== run A ==
Design ResonantLowPassFilter, start of the top module:
module ResonantLowPassFilter(
    input clk,
    input signed [15:0] audio_in,
    input signed [15:0] cutoff,
    input signed [15:0] resonance,
    input signed [15:0] gain,
    input reset_n,
    output reg signed [15:0] filtered_audio
);
Size in the first run: roughly 2400 cells after synthesis, roughly 110 flip-flops, about 24000 um^2 of cells after synthesis.
export LEC_CHECK = 0
export CAP_MARGIN = 20
export CORE_MARGIN = 2
export CORE_UTILIZATION = 40
export SETUP_SLACK_MARGIN = 0.86
export SLEW_MARGIN = 20
create_clock -name core_clock -period 6.75 [get_ports {clk}]
run.sh (not shown) runs the stock make flow with config.mk's settings and CLKGATE_MAP_FILE=.
Changes in run B relative to run A:
Settings: CORE_UTILIZATION now 52, was 40; SETUP_SLACK_MARGIN no longer set, was 0.86; CTS_CLUSTER_SIZE now 99, previously not set; the clock period (ns, I/O delays scaled along) now 5.14, was 6.75.
Results
Run B finished all stages; however, its layout fails the closing checks, the failures being negative setup slack. Number of cells on the worst reg-to-reg path: run A vs run B — no meaningful difference. Run B against run A: clock period minus worst slack dropped 0.038 ns, worst hold slack across all endpoints now smaller, final HPWL from detailed placement now larger.
For run C, these inputs were changed with respect to run B:
Settings: CTS_CLUSTER_SIZE no longer set, was 99; PLACE_DENSITY now 0.95, previously not set; CORE_UTILIZATION now 72, was 52; the clock period (ns, I/O delays scaled along) now 5.72, was 5.14.
## What came out
- Worst-case setup slack after placement, run B and run C: smaller value in run B
- Run C vs. run B: final cell count shrank by 4.5%; total area of sequential cells rose 14 um^2.
- Looking at total number of placement rows, run C sits 14% lower than run B does.
- Relative to run B, routed length per instance increased by about 80% in run C.
- The flow completed for run B, but it is not clean: the layout still shows negative setup slack.
- Run C ran in full, but the layout does not pass; the checks complain about negative setup slack.
- Highest clock rate is lower on run C
- In run C, the area added between synthesis and finish came out 0.32 points below the value in run B.
- Comparing run B and run C, the higher wire length of the first global-routing pass is on run C.
- Sort run B and run C by smallest hold slack asc -> top: run B
What run D does differently from run C at the input level:
Settings: PLACE_DENSITY_LB_ADDON newly set to 0.07; MAX_ROUTING_LAYER newly set to met4; PLACE_DENSITY removed (was 0.95); the clock period (ns, I/O delays scaled along) changed from 5.72 to 6.47.
Run D ended with every stage complete and zero timing, DRC or antenna violations.
Per the comparison of run D with run C, count of filler cells inserted in the layout went up 828; buffering overhead went down 5.0 points; cell area after layout went down 2200 um^2.

== job 101 ==
ResonantLowPassFilter again, from the RTL that the note above started with.
==> flow/config.mk <==
export PLATFORM = sky130hd
export DESIGN_NAME = ResonantLowPassFilter
export DESIGN_NICKNAME = ResonantLowPassFilter
export VERILOG_FILES = /design/flow/design.v
export SDC_FILE = /design/flow/constraint.sdc
export NUM_CORES = 4
export LEC_CHECK = 0
export ABC_AREA = 1
export CAP_MARGIN = 20
export CELL_PAD_IN_SITES_DETAIL_PLACEMENT = 1
export CELL_PAD_IN_SITES_GLOBAL_PLACEMENT = 3
export CORE_ASPECT_RATIO = 0.71
export CORE_MARGIN = 7
export CORE_UTILIZATION = 40
export CTS_CLUSTER_DIAMETER = 34
export GPL_ROUTABILITY_DRIVEN = 1
export MAX_ROUTING_LAYER = met4
export MIN_ROUTING_LAYER = met2
export PLACE_DENSITY_LB_ADDON = 0.09
export SLEW_MARGIN = 30
export TNS_END_PERCENT = 25
==> flow/constraint.sdc <==
create_clock -name core_clock -period 10.7 [get_ports {clk}]
set_input_delay 2.1400 -clock core_clock [delete_from_list [all_inputs] [get_ports {clk}]]
set_output_delay 2.1400 -clock core_clock [all_outputs]
set_load 0.01 [all_outputs]
What job 102 does differently from job 101 at the input level:
- clearing TNS_END_PERCENT, which used to be 25
- clearing ABC_AREA, which used to be 1
- swapping 30 for 20 in SLEW_MARGIN
- clearing PLACE_DENSITY_LB_ADDON, which used to be 0.09
- swapping 7 for 2 in CORE_MARGIN
- clearing MAX_ROUTING_LAYER, which used to be met4
- swapping 40 for 72 in CORE_UTILIZATION
- clearing MIN_ROUTING_LAYER, which used to be met2
- clearing GPL_ROUTABILITY_DRIVEN, which used to be 1
- clearing CELL_PAD_IN_SITES_GLOBAL_PLACEMENT, which used to be 3
- clearing CTS_CLUSTER_DIAMETER, which used to be 34
- clearing CELL_PAD_IN_SITES_DETAIL_PLACEMENT, which used to be 1
- swapping 10.7 for 5.98 in the clock period (ns, I/O delays scaled along)
### Flow results
- In job 102 the implementation completed, yet the final layout does not meet the checks, the culprit being setup timing.
- Compared with job 101, in job 102 routed wire length now smaller, full die area has decreased, worst-case clock skew dropped 0.020 ns.
- Post-CTS resize count delta for job 102 relative to job 101: 132 higher
- Of job 101 and job 102, the run reporting the lower met3 global-route usage was job 102.
## Diff of input files: job 103 against job 102
- CORE_ASPECT_RATIO: 0.71 -> unset
- CORE_UTILIZATION: 72 -> 64
- the clock period (ns, I/O delays scaled along): 5.98 -> 6.75
Findings:
Job 103 closes out successfully: all stages finished, all timing, DRC and antenna checks passed. [job 103 vs job 102] global placement routability congestion: lower in job 103. Delta(non-clock buffering overhead in the final layout, job 103 - job 102) < 0. Count of vias placed by the detailed router: job 103 < job 102. Hold slack, job 102 and job 103: larger value in job 102. Job 103 vs job 102: largest stage delay on the critical path down. Changes observed in job 103 relative to job 102: total antenna diodes in the routed design down 1, core utilization lost 18 points, number of placement rows climbed 15. Going from job 102 to job 103, worst setup slack up 0.72 ns; fmax down 0.70%.

Starting RTL as in the previous note.
clock: 5.72 ns
lec_check: 0
cap_margin: 10
core_margin: 2
core_utilization: 72
setup_slack_margin: 1.63
slew_margin: 20
The baseline finished but failed the layout checks on negative setup slack.
Next try:
CAP_MARGIN = 20   (was 10)
CORE_UTILIZATION = 39   (was 72)
SETUP_SLACK_MARGIN = default   (was 1.63)
clock period = 11.0 ns   (was 5.72 ns; I/O delays follow)
Result: This time the run finished with timing, DRC and antenna clean. First-iteration DRC count drops by 48%. Non-clock buffer count goes down by 289.
Next try:
ABC_AREA = 1   (was default)
CORE_UTILIZATION = 72   (was 39)
SETUP_SLACK_MARGIN = 0.62   (was default)
clock period = 5.82 ns   (was 11.0 ns; I/O delays follow)
The new run finished with negative setup slack left; worst setup slack loses 3.5 ns; sequential share of layout area shrinks by 1.6 points; critical path depth increases by 6; wire length rises by well over a third; final area came out higher by about a fifth; via count increases by well over a third; cell count grows by a quarter to a third; clock-buffer cell count is unchanged; clock skew drops by 0.0031 ns; area after synthesis climbs by roughly a tenth.
Next try:
CTS_CLUSTER_SIZE = 10   (was default)
TNS_END_PERCENT = 15   (was default)
=> The changed run ran to the end with violations: negative setup slack. Setup slack gets worse by 0.016 ns. Global-route usage went up by 2.9 points. Via count went up slightly. Core utilization went down by 1.7 points. Design area went down by a few percent.
Next try:
CTS_CLUSTER_SIZE = 98   (was 10)
TNS_END_PERCENT = 5   (was 15)
clock period = 4.65 ns   (was 5.82 ns; I/O delays follow)
=> The changed run finished with negative setup slack left. Sequential share of layout area came out lower by 0.46 points. Final cell count rose by about 4%. Via count increases by 5.9%. First-iteration DRC count is higher by about 14%. Wire length goes up by about 9%. Setup slack loses 1.2 ns.
Next try:
ABC_AREA = default   (was 1)
CORE_UTILIZATION = 40   (was 72)
CTS_CLUSTER_SIZE = default   (was 98)
SETUP_SLACK_MARGIN = default   (was 0.62)
TNS_END_PERCENT = default   (was 5)
clock period = 7.0 ns   (was 4.65 ns; I/O delays follow)
The changed run completed without violations. Worst hold slack improved by 0.15 ns. Utilization came out lower by 42 points. Design area came out lower by 16%. Cell count came out lower by 21%. Global-route usage came out lower by 26 points. Critical path depth came out lower by 6.

## run 1
Starting RTL as in the previous note.
Settings: LEC_CHECK=0, CAP_MARGIN=20, CORE_MARGIN=2, CORE_UTILIZATION=42, CTS_CLUSTER_DIAMETER=218, CTS_CLUSTER_SIZE=100, PLACE_DENSITY=0.88, SLEW_MARGIN=20, TNS_END_PERCENT=5; clock period 7.0 ns.
### run 1 -> run 2
Settings: CORE_UTILIZATION: 42 -> 38; PLACE_DENSITY: 0.88 -> 0.91.
Findings:
Slew of the pin with the lowest slew margin: run 2 < run 1
Against run 1, run 2 comes in about 0.3% higher on finished layout cell area.
Changes observed in run 2 relative to run 1: upper clock frequency limit rose 0.00077 GHz, non-clock buffer contribution to total cell area neither gained nor lost much, shortest clock period the worst path allows after layout shows a reduction of 35 ps, number of stages on the worst setup path level, total routing resource utilization after global routing fell 1.2 points.
The flow did not stop early for run 2: all stages ran, and the layout cleared the timing, DRC and antenna checks.
Changes observed in run 2 relative to run 1: number of placed instances, taps included saw an increase; overall routed net length climbed 4.3%.
Edits applied to the flow inputs when going from run 2 to run 3:
Settings: PLACE_DENSITY: 0.91 -> unset; CORE_UTILIZATION: 38 -> 59.
Findings:
- Run 3 | status: complete | timing, DRC, antenna: pass
- The signed area change from the synthesized netlist to the final layout of run 3 is lower than that of run 2.
- Max maximum frequency across run 2 and run 3: run 3
- state[1] as the first element of the critical path was reported by run 2, and state[6] by run 3.
- Relative to run 2, critical path depth has increased by about 10% in run 3.
- Summary of run 3 over run 2: final cell count has decreased, design area has decreased.
- On placed cell count: run 3 sits below run 2.
Input changes introduced in run 4 (baseline for comparison: run 3):
Settings: MAX_ROUTING_LAYER now met4, previously not set; CTS_CLUSTER_SIZE no longer set, was 100; TNS_END_PERCENT no longer set, was 5; CTS_CLUSTER_DIAMETER now 34, was 218; PLACE_DENSITY_LB_ADDON now 0.09, previously not set; CORE_MARGIN now 7, was 2; GPL_ROUTABILITY_DRIVEN now 0, previously not set; CORE_UTILIZATION now 40, was 59.
Findings:
Changes observed in run 4 relative to run 3: final wirelength grew by about 8%, die size increased by 59% relative to the old numbers. Ratio of routed vias to standard cells: run 4 < run 3. The run with more setup slack is run 3; run 4 has less. The fraction of standard cell area that is sequential of run 4 is lower than that of run 3. Run 4 has design area above what run 3 had. Run 3 was routed with more vias than run 4. Changes observed in run 4 relative to run 3: growth of design area from synthesis to finish increased 2.6 points.
Input changes introduced in run 5 (baseline for comparison: run 4):
Settings: clearing MAX_ROUTING_LAYER, which used to be met4; swapping 40 for 34 in CORE_UTILIZATION; putting CTS_CLUSTER_SIZE at 51 where nothing was set; swapping 7 for 10 in CORE_MARGIN; swapping 0.09 for 0.02 in PLACE_DENSITY_LB_ADDON; putting MIN_ROUTING_LAYER at met2 where nothing was set; clearing CTS_CLUSTER_DIAMETER, which used to be 34; putting TNS_END_PERCENT at 5 where nothing was set.
Results
The slack of the worst reg-to-reg path reported for run 5 is smaller than that of run 4 by 40 ps. Compared with run 4, run 5 shows HPWL after detailed placement that has gone up by a little under 10%. Diff run 4 -> run 5: detailed-route wire length rose 15%, number of filler cells placed in the layout now larger.

== try-maple ==
ResonantLowPassFilter again, from the RTL that the note above started with.
Design ResonantLowPassFilter, start of the top module:
module ResonantLowPassFilter(
    input clk,
    input signed [15:0] audio_in,
    input signed [15:0] cutoff,
    input signed [15:0] resonance,
    input signed [15:0] gain,
    input reset_n,
    output reg signed [15:0] filtered_audio
);
==> flow/config.mk <==
export PLATFORM = sky130hd
export DESIGN_NAME = ResonantLowPassFilter
export DESIGN_NICKNAME = ResonantLowPassFilter
export VERILOG_FILES = /design/flow/design.v
export SDC_FILE = /design/flow/constraint.sdc
export NUM_CORES = 4
export LEC_CHECK = 0
export CAP_MARGIN = 20
export CORE_MARGIN = 2
export CORE_UTILIZATION = 68
export CTS_CLUSTER_SIZE = 61
export HOLD_SLACK_MARGIN = 0.3
export MAX_ROUTING_LAYER = met4
export SETUP_SLACK_MARGIN = 0.88
export SLEW_MARGIN = 20
==> flow/constraint.sdc <==
create_clock -name core_clock -period 4.91 [get_ports {clk}]
set_input_delay 0.9820 -clock core_clock [delete_from_list [all_inputs] [get_ports {clk}]]
set_output_delay 0.9820 -clock core_clock [all_outputs]
set_load 0.01 [all_outputs]
To summarise try-maple: no stage aborted, but the layout did not pass its checks, failing on setup timing.
Here is what was changed in the inputs of try-juniper compared with try-maple.
Settings: removing HOLD_SLACK_MARGIN (formerly 0.3); changing CORE_UTILIZATION from 68 to 40; removing SETUP_SLACK_MARGIN (formerly 0.88); changing CORE_MARGIN from 2 to 7; removing CTS_CLUSTER_SIZE (formerly 61); changing the clock period (ns, I/O delays scaled along) from 4.91 to 7.0.
==> results <==
try-juniper reached the final stage; the timing, DRC and antenna checks on its layout passed.
Going from try-maple to try-juniper, wire length of the first global-routing pass shrinks by 4.3%.
Compared with try-maple, try-juniper has extra setup slack.
Min number of non-clock buffers across try-maple and try-juniper: try-juniper
Side by side, floorplan die width turned out higher in try-juniper than in try-maple.
Changes observed in try-juniper relative to try-maple: global-route usage decreased by 18 points relative to the old numbers, via count dropped 9.2%, count of buffering cells on the critical path with inverters included shrank by 4, ratio of final minimum period to clock period shrank by 34 points.
### try-juniper -> try-harbor
Settings: MIN_ROUTING_LAYER: unset -> met2; HOLD_SLACK_MARGIN: unset -> 0.13; CORE_MARGIN: 7 -> 5; PLACE_DENSITY_LB_ADDON: unset -> 0.02; CORE_UTILIZATION: 40 -> 46; MAX_ROUTING_LAYER: met4 -> unset.
## What came out
- Transition time of the tightest slew-check pin in try-harbor is 0.17 ns lower than in try-juniper
- Between try-juniper and try-harbor, the summed negative setup slack over all endpoints figures differ only marginally.
- try-harbor reports its highest metal layer with signal wires as met5 while try-juniper reports met4.
- try-harbor went all the way through the flow, and no timing, DRC or antenna check failed.
- The worst setup slack after placement in try-harbor sits 0.12 ns above the value recorded for try-juniper.
Input changes introduced in try-pepper (baseline for comparison: try-harbor):
Settings: SETUP_SLACK_MARGIN: unset -> -0.63; CORE_MARGIN: 5 -> 2; TNS_END_PERCENT: unset -> 5; HOLD_SLACK_MARGIN: 0.13 -> 0.25; CTS_CLUSTER_DIAMETER: unset -> 218; MIN_ROUTING_LAYER: met2 -> unset; CTS_CLUSTER_SIZE: unset -> 100; PLACE_DENSITY_LB_ADDON: 0.02 -> unset; CORE_UTILIZATION: 46 -> 55.
Via count delta (try-pepper − try-harbor): favourable
Flop share of the area delta (try-harbor -> try-pepper): insignificant
Critical path endpoint = feedback[4]: try-harbor; critical path endpoint = feedback[12]: try-pepper
Clock period minus final worst setup slack | try-pepper above try-harbor
try-harbor leaves more setup margin than try-pepper.
Taking try-harbor as the reference point, the total length of routed wires of try-pepper falls by about 8%.
The following lists how try-xenon was set up differently from try-pepper:
Settings: CTS_CLUSTER_DIAMETER now 345, was 218; SETUP_SLACK_MARGIN now 0.05, was -0.63; TNS_END_PERCENT no longer set, was 5; HOLD_SLACK_MARGIN now -0.1, was 0.25; CTS_CLUSTER_SIZE now 22, was 100; CELL_PAD_IN_SITES_GLOBAL_PLACEMENT now 1, previously not set; CORE_UTILIZATION now 40, was 55.
Findings:
Post-route minimum period, try-pepper and try-xenon, higher one = try-pepper. Delta (try-xenon minus try-pepper): first-pass detailed-route iteration total went down 1; routed length on met2 went up about 7%. Taking try-pepper as the reference, in try-xenon diode insertion count for antenna repair picked up an extra 1, via count of the first global-routing pass +336, synthesis-to-finish area growth now sits higher, sequential share of layout area saw little to no change. The higher final worst-path cycle share came out of try-pepper. try-xenon against try-pepper; final design area excluding fillers is up slightly.
Input-level comparison between try-raven and try-xenon:
Settings: HOLD_SLACK_MARGIN no longer set, was -0.1; SETUP_SLACK_MARGIN no longer set, was 0.05; CTS_CLUSTER_DIAMETER no longer set, was 345; TNS_END_PERCENT now 5, previously not set; CORE_UTILIZATION now 34, was 40; MIN_ROUTING_LAYER now met2, previously not set; CTS_CLUSTER_SIZE no longer set, was 22; CORE_MARGIN now 5, was 2; PLACE_DENSITY_LB_ADDON now 0.02, previously not set; CELL_PAD_IN_SITES_GLOBAL_PLACEMENT no longer set, was 1.
==> comparison <==
Compared with try-xenon, in try-raven floorplan core area increased by 19% relative to the old numbers; die area increased by 23% relative to the old numbers.
try-raven has final area above what try-xenon had.
Of try-raven and try-xenon, it is try-raven that has the lower fraction of standard cell area in multi-input logic.
Changes observed in try-raven relative to try-xenon: fraction of the cycle the final worst path needs went up 1.0 points, fmax went down 1.1%, routed length on met3 went up about 1600%.
try-raven did not stop at any stage, and its layout met the timing, DRC and antenna checks.
